==> job 8237 <==
## isc_cpu_top
module isc_cpu_top
(
     clk_i
    ,rst_i
    ,rst_rom_i
    ,mode_sel_i
    ,en_w_rom_i
    ,w_rom_addr_i
    ,w_rom_data_i
    ,instruction_i
    ,reg_watcher_o
    ,pc_o
    ,wb_en_o
    ,wb_addr_1_o
    ,wb_data_1_o
    ,wb_addr_2_o
    ,wb_data_2_o
);
    input clk_i;
    input rst_i;
    input rst_rom_i;
    input mode_sel_i;
    input en_w_rom_i;
    input [15:0] w_rom_addr_i;
    input [31:0] w_rom_data_i;
    input [31:0] instruction_i;
    output [7:0] reg_watcher_o;
    output [15:0] pc_o;
    output wb_en_o;
    output [4:0] wb_addr_1_o;
    output [7:0] wb_data_1_o;
    output [4:0] wb_addr_2_o;
    output [7:0] wb_data_2_o;
wire [15:0] pc_s30;
wire [1:0] pc_sgin_s12;
wire [1:0] pc_sgin_s23;
wire [31:0] rom_inst_s12;
wire [31:0] inst_s12;
wire [7:0] alu_s12;
wire [1:0] reg_s12;
wire imm_s12;
wire mem_s12;
wire [4:0] r_reg_addr_1_s12;
wire [4:0] r_reg_addr_2_s12;
wire [4:0] r_reg_addr_3_s12;
wire [4:0] r_reg_addr_4_s12;
wire [15:0] r_ram_addr_s12;
wire [7:0] imm_data_1_s12;
wire [7:0] imm_data_2_s12;
wire [7:0] npu_ram_addr_s12;
wire [4:0] npu_w_reg_addr_s12;
wire [7:0] alu_s23;
wire [1:0] reg_s23;
wire imm_s23;
wire mem_s23;
wire [4:0] r_reg_addr_1_s23;
wire [4:0] r_reg_addr_2_s23;
wire [4:0] r_reg_addr_3_s23;
wire [4:0] r_reg_addr_4_s23;
wire [15:0] r_ram_addr_s23;
wire [7:0] imm_data_1_s23;
wire [7:0] imm_data_2_s23;
wire [7:0] npu_ram_addr_s23;
wire [4:0] npu_w_reg_addr_s23;
wire [7:0] r_reg_data_1;
wire [7:0] r_reg_data_2;
wire [7:0] r_reg_data_3;
wire [7:0] r_reg_data_4;
wire [7:0] r_ram_data;
wire en_w_reg;
wire en_w_ram;
wire [7:0] w_ram_data;
wire [15:0] w_ram_addr;
wire [7:0] w_reg_data_1;
wire [7:0] w_reg_data_2;
wire [4:0] w_reg_addr_1;
wire [4:0] w_reg_addr_2;
rom rom(
     .clk_i(clk_i)
    ,.rst_i(rst_rom_i)
    ,.pc_i(pc_s30)
    ,.w_rom_data_i(w_rom_data_i)
    ,.w_rom_addr_i(w_rom_addr_i)
    ,.en_w_rom_i(en_w_rom_i)
    ,.inst_o(rom_inst_s12)
);
inst_mode inst_mode(
     .clk_i(clk_i)
    ,.rst_i(rst_i)
    ,.mode_sel_i(mode_sel_i)
    ,.imm_inst_i(instruction_i)
    ,.rom_inst_i(rom_inst_s12)
    ,.inst_o(inst_s12)
);
decode decode(
     .inst_i(inst_s12)
    ,.alu_o(alu_s12)
    ,.pc_o(pc_sgin_s12)
    ,.reg_o(reg_s12)
    ,.imm_o(imm_s12)
    ,.mem_o(mem_s12)
    ,.reg_addr_1_o(r_reg_addr_1_s12)
    ,.reg_addr_2_o(r_reg_addr_2_s12)
    ,.reg_addr_3_o(r_reg_addr_3_s12)
    ,.reg_addr_4_o(r_reg_addr_4_s12)
  ...
Settings: LEC_CHECK=0, ABC_AREA=0, CAP_MARGIN=0, CELL_PAD_IN_SITES_GLOBAL_PLACEMENT=0, CORE_MARGIN=2, CORE_UTILIZATION=44, GPL_ROUTABILITY_DRIVEN=0, HOLD_SLACK_MARGIN=0.04, MIN_ROUTING_LAYER=met1, PLACE_DENSITY_LB_ADDON=0.28, SETUP_SLACK_MARGIN=-1.87, SLEW_MARGIN=20, TNS_END_PERCENT=55; clock period 37.4 ns.
run.sh (not shown) runs the stock make flow with config.mk's settings and CLKGATE_MAP_FILE=.
==> job 2249 (differences from job 8237) <==
- ABC_AREA: 0 -> default
- CAP_MARGIN: 0 -> 20
- CELL_PAD_IN_SITES_GLOBAL_PLACEMENT: 0 -> default
- CORE_UTILIZATION: 44 -> 72
- CTS_CLUSTER_DIAMETER: default -> 262
- CTS_CLUSTER_SIZE: default -> 14
- GPL_ROUTABILITY_DRIVEN: 0 -> default
- HOLD_SLACK_MARGIN: 0.04 -> default
- MIN_ROUTING_LAYER: met1 -> default
- PLACE_DENSITY_LB_ADDON: 0.28 -> 0.19
- SETUP_SLACK_MARGIN: -1.87 -> 1.4
- TNS_END_PERCENT: 55 -> default
==> flow/constraint.sdc (replaced) <==
create_clock -name core_clock -period 9.13 [get_ports {clk_i}]
set_input_delay 1.8260 -clock core_clock [delete_from_list [all_inputs] [get_ports {clk_i}]]
set_output_delay 1.8260 -clock core_clock [all_outputs]
set_load 0.01 [all_outputs]
==> job 718 (differences from job 8237) <==
- ABC_AREA: 0 -> 1
- CAP_MARGIN: 0 -> 20
- CELL_PAD_IN_SITES_GLOBAL_PLACEMENT: 0 -> default
- CORE_UTILIZATION: 44 -> 72
- CTS_CLUSTER_DIAMETER: default -> 224
- GPL_ROUTABILITY_DRIVEN: 0 -> default
- HOLD_SLACK_MARGIN: 0.04 -> default
- MAX_ROUTING_LAYER: default -> met4
- MIN_ROUTING_LAYER: met1 -> default
- PLACE_DENSITY: default -> 0.73
- PLACE_DENSITY_LB_ADDON: 0.28 -> default
- SETUP_SLACK_MARGIN: -1.87 -> 5.0
- TNS_END_PERCENT: 55 -> 5
==> flow/constraint.sdc (replaced) <==
create_clock -name core_clock -period 19.1 [get_ports {clk_i}]
set_input_delay 3.8200 -clock core_clock [delete_from_list [all_inputs] [get_ports {clk_i}]]
set_output_delay 3.8200 -clock core_clock [all_outputs]
set_load 0.01 [all_outputs]
==> job 2429 (differences from job 8237) <==
- ABC_AREA: 0 -> default
- CAP_MARGIN: 0 -> 40
- CELL_PAD_IN_SITES_GLOBAL_PLACEMENT: 0 -> default
- CORE_UTILIZATION: 44 -> 72
- CTS_CLUSTER_SIZE: default -> 50
- GPL_ROUTABILITY_DRIVEN: 0 -> default
- HOLD_SLACK_MARGIN: 0.04 -> default
- MIN_ROUTING_LAYER: met1 -> default
- PLACE_DENSITY: default -> 0.62
- PLACE_DENSITY_LB_ADDON: 0.28 -> default
- SETUP_SLACK_MARGIN: -1.87 -> -0.41
- TNS_END_PERCENT: 55 -> default
==> flow/constraint.sdc (replaced) <==
create_clock -name core_clock -period 21.4 [get_ports {clk_i}]
set_input_delay 4.2800 -clock core_clock [delete_from_list [all_inputs] [get_ports {clk_i}]]
set_output_delay 4.2800 -clock core_clock [all_outputs]
set_load 0.01 [all_outputs]
==> qor.txt <==
Post-synthesis cell area -> 92170 sq um
Status -> no timing/DRC/antenna violations
CTS clock-pin slew for the worst setup and hold paths -> 60 ps
Rows -> 168
Die Wd -> 461.7 microns
Fin util -> 48.63%
Filler cells -> 18.52k
Mean post-synth cell area -> 11.69 sq um
Die height -> 461.7 microns
# the run above: job 8237

==> qor.txt <==
Post-route setup slack -> -2992 ps
Die Wd -> 361.8 microns
Status -> failed layout checks
Post-synthesis cell area -> 92170 sq um
Layout Check Failures -> negative setup slack
Mean post-synth cell area -> 11.69 sq um
Die height -> 361.8 microns
# setup viols final -> 2
# the run above: job 2429

==> qor.txt <==
Status -> failed layout checks
Layout Check Failures -> negative setup slack
Fin util -> 81.79%
Clock network share of area -> 3.704%
Rows -> 131
Post-route setup slack -> -14810 ps
Critical Path Source Type -> flip-flop
# setup viols final -> 9
Mean post-synth cell area -> 11.69 sq um
R2r startpoint -> register.r_reg_data_1_o[7]$_SDFF_PP0_
Tool warnings -> 82
Filler cells -> 6400
Post-synthesis cell area -> 92170 sq um
Die height -> 361.8 microns
# the run above: job 2249

==> qor.txt <==
IO Count -> 136
Top cells by count, synth -> 2033 x nor2_1, 1448 x edfxtp_1, 1431 x nand2_1, 895 x o21ai_0, 781 x inv_1
Mean post-synth cell area -> 8.811 sq um
Mapped Cells -> 10.22k
Failed at -> global routing
Die Wd -> 357.7 microns
Post-synthesis cell area -> 90050 sq um
Status -> did not finish
Full die area -> 127900 sq um
Rows -> 129
# the run above: job 718



==> inputs of run X <==
isc_cpu_top again, from the RTL that the note above started with.
make LEC_CHECK=0 ABC_AREA=1 CAP_MARGIN=0 CELL_PAD_IN_SITES_GLOBAL_PLACEMENT=2 CORE_ASPECT_RATIO=1.24 CORE_MARGIN=6 CORE_UTILIZATION=44 CTS_CLUSTER_DIAMETER=348 GPL_ROUTABILITY_DRIVEN=0 GPL_TIMING_DRIVEN=0 HOLD_SLACK_MARGIN=0.13 MIN_ROUTING_LAYER=met1 PLACE_DENSITY_LB_ADDON=0.28 SETUP_SLACK_MARGIN=-1.87 SLEW_MARGIN=5 TNS_END_PERCENT=55 finish   # period 37.4 ns
==> run R (differences from run X) <==
--- a/flow/config.mk
+++ b/flow/config.mk
@@ -9,12 +9,13 @@
 export CAP_MARGIN = 0
 export CELL_PAD_IN_SITES_GLOBAL_PLACEMENT = 2
 export CORE_ASPECT_RATIO = 1.24
-export CORE_MARGIN = 6
+export CORE_MARGIN = 8
 export CORE_UTILIZATION = 44
 export CTS_CLUSTER_DIAMETER = 348
 export GPL_ROUTABILITY_DRIVEN = 0
-export GPL_TIMING_DRIVEN = 0
+export GPL_TIMING_DRIVEN = 1
 export HOLD_SLACK_MARGIN = 0.13
+export MAX_ROUTING_LAYER = met4
 export MIN_ROUTING_LAYER = met1
 export PLACE_DENSITY_LB_ADDON = 0.28
 export SETUP_SLACK_MARGIN = -1.87
==> summary of the runs <==
Run X finished but fails on capacitance limit, slew limit. Run R completed with no timing, DRC or antenna violations. In sequential cell count, run R and run X do not differ. In run R the fmax is larger than in run X, by 2.5%. Register-to-register slack: run R is higher than run X (0.79 ns). Of run R and run X, run X has the higher via count (gap 10%, measured against run X).


==> yarrow <==
Starting RTL as in the previous note.
Settings: LEC_CHECK=0, ABC_AREA=1, CAP_MARGIN=10, CELL_PAD_IN_SITES_DETAIL_PLACEMENT=2, CORE_MARGIN=7, CORE_UTILIZATION=60, CTS_CLUSTER_DIAMETER=70, CTS_CLUSTER_SIZE=94, GPL_ROUTABILITY_DRIVEN=1, GPL_TIMING_DRIVEN=1, MIN_ROUTING_LAYER=met2, PLACE_DENSITY_LB_ADDON=0.23, SLEW_MARGIN=20; clock period 46.2 ns.
==> inputs of pepper, as changes to yarrow <==
- ABC_AREA: 1 -> unset
- CAP_MARGIN: 10 -> 20
- CELL_PAD_IN_SITES_DETAIL_PLACEMENT: 2 -> unset
- CORE_MARGIN: 7 -> 2
- CORE_UTILIZATION: 60 -> 10
- CTS_CLUSTER_DIAMETER: 70 -> unset
- CTS_CLUSTER_SIZE: 94 -> unset
- GPL_ROUTABILITY_DRIVEN: 1 -> unset
- GPL_TIMING_DRIVEN: 1 -> unset
- MIN_ROUTING_LAYER: met2 -> unset
- PLACE_DENSITY: unset -> 0.6
- PLACE_DENSITY_LB_ADDON: 0.23 -> unset
==> flow/constraint.sdc (replaced) <==
create_clock -name core_clock -period 42.9 [get_ports {clk_i}]
set_input_delay 8.5800 -clock core_clock [delete_from_list [all_inputs] [get_ports {clk_i}]]
set_output_delay 8.5800 -clock core_clock [all_outputs]
set_load 0.01 [all_outputs]
==> impl_metrics.tcl <==
# yosys + openroad results
set metrics [dict create \
    ys_types 90 \
    die_area_um2 929000 \
    status "no timing/DRC/antenna violations" \
    netlist.area_leader.share_pct 47.2 \
    compound_area_share_pct 10.7 \
    ys_sh_mux_pct 12.6 \
    ys_seq_share_pct 50.6 \
    place_congestion 0.916 \
    ys_cells 7887 \
    ys_sh_xor_pct 1.04 \
    dieWidth_um 964 \
]
-- figures above: pepper

==> impl_metrics.tcl <==
# flow metrics
set metrics [dict create \
    ys_cells 10200 \
    compound_area_share_pct 16.8 \
    ys_types 69 \
    haltStage "3_5_place_dp" \
    ys_seq_share_pct 51.8 \
    tool.error "Error: detail_place.tcl, 38 bad optional access" \
    ys_sh_mux_pct 0.0667 \
    ys_sh_xor_pct 0.759 \
    die_area_um2 161000 \
    status "did not finish" \
    netlist.area_leader.share_pct 48.3 \
    place_congestion 1.09 \
    initial_core_util_pct 60.3 \
    dieWidth_um 401 \
]
-- figures above: yarrow

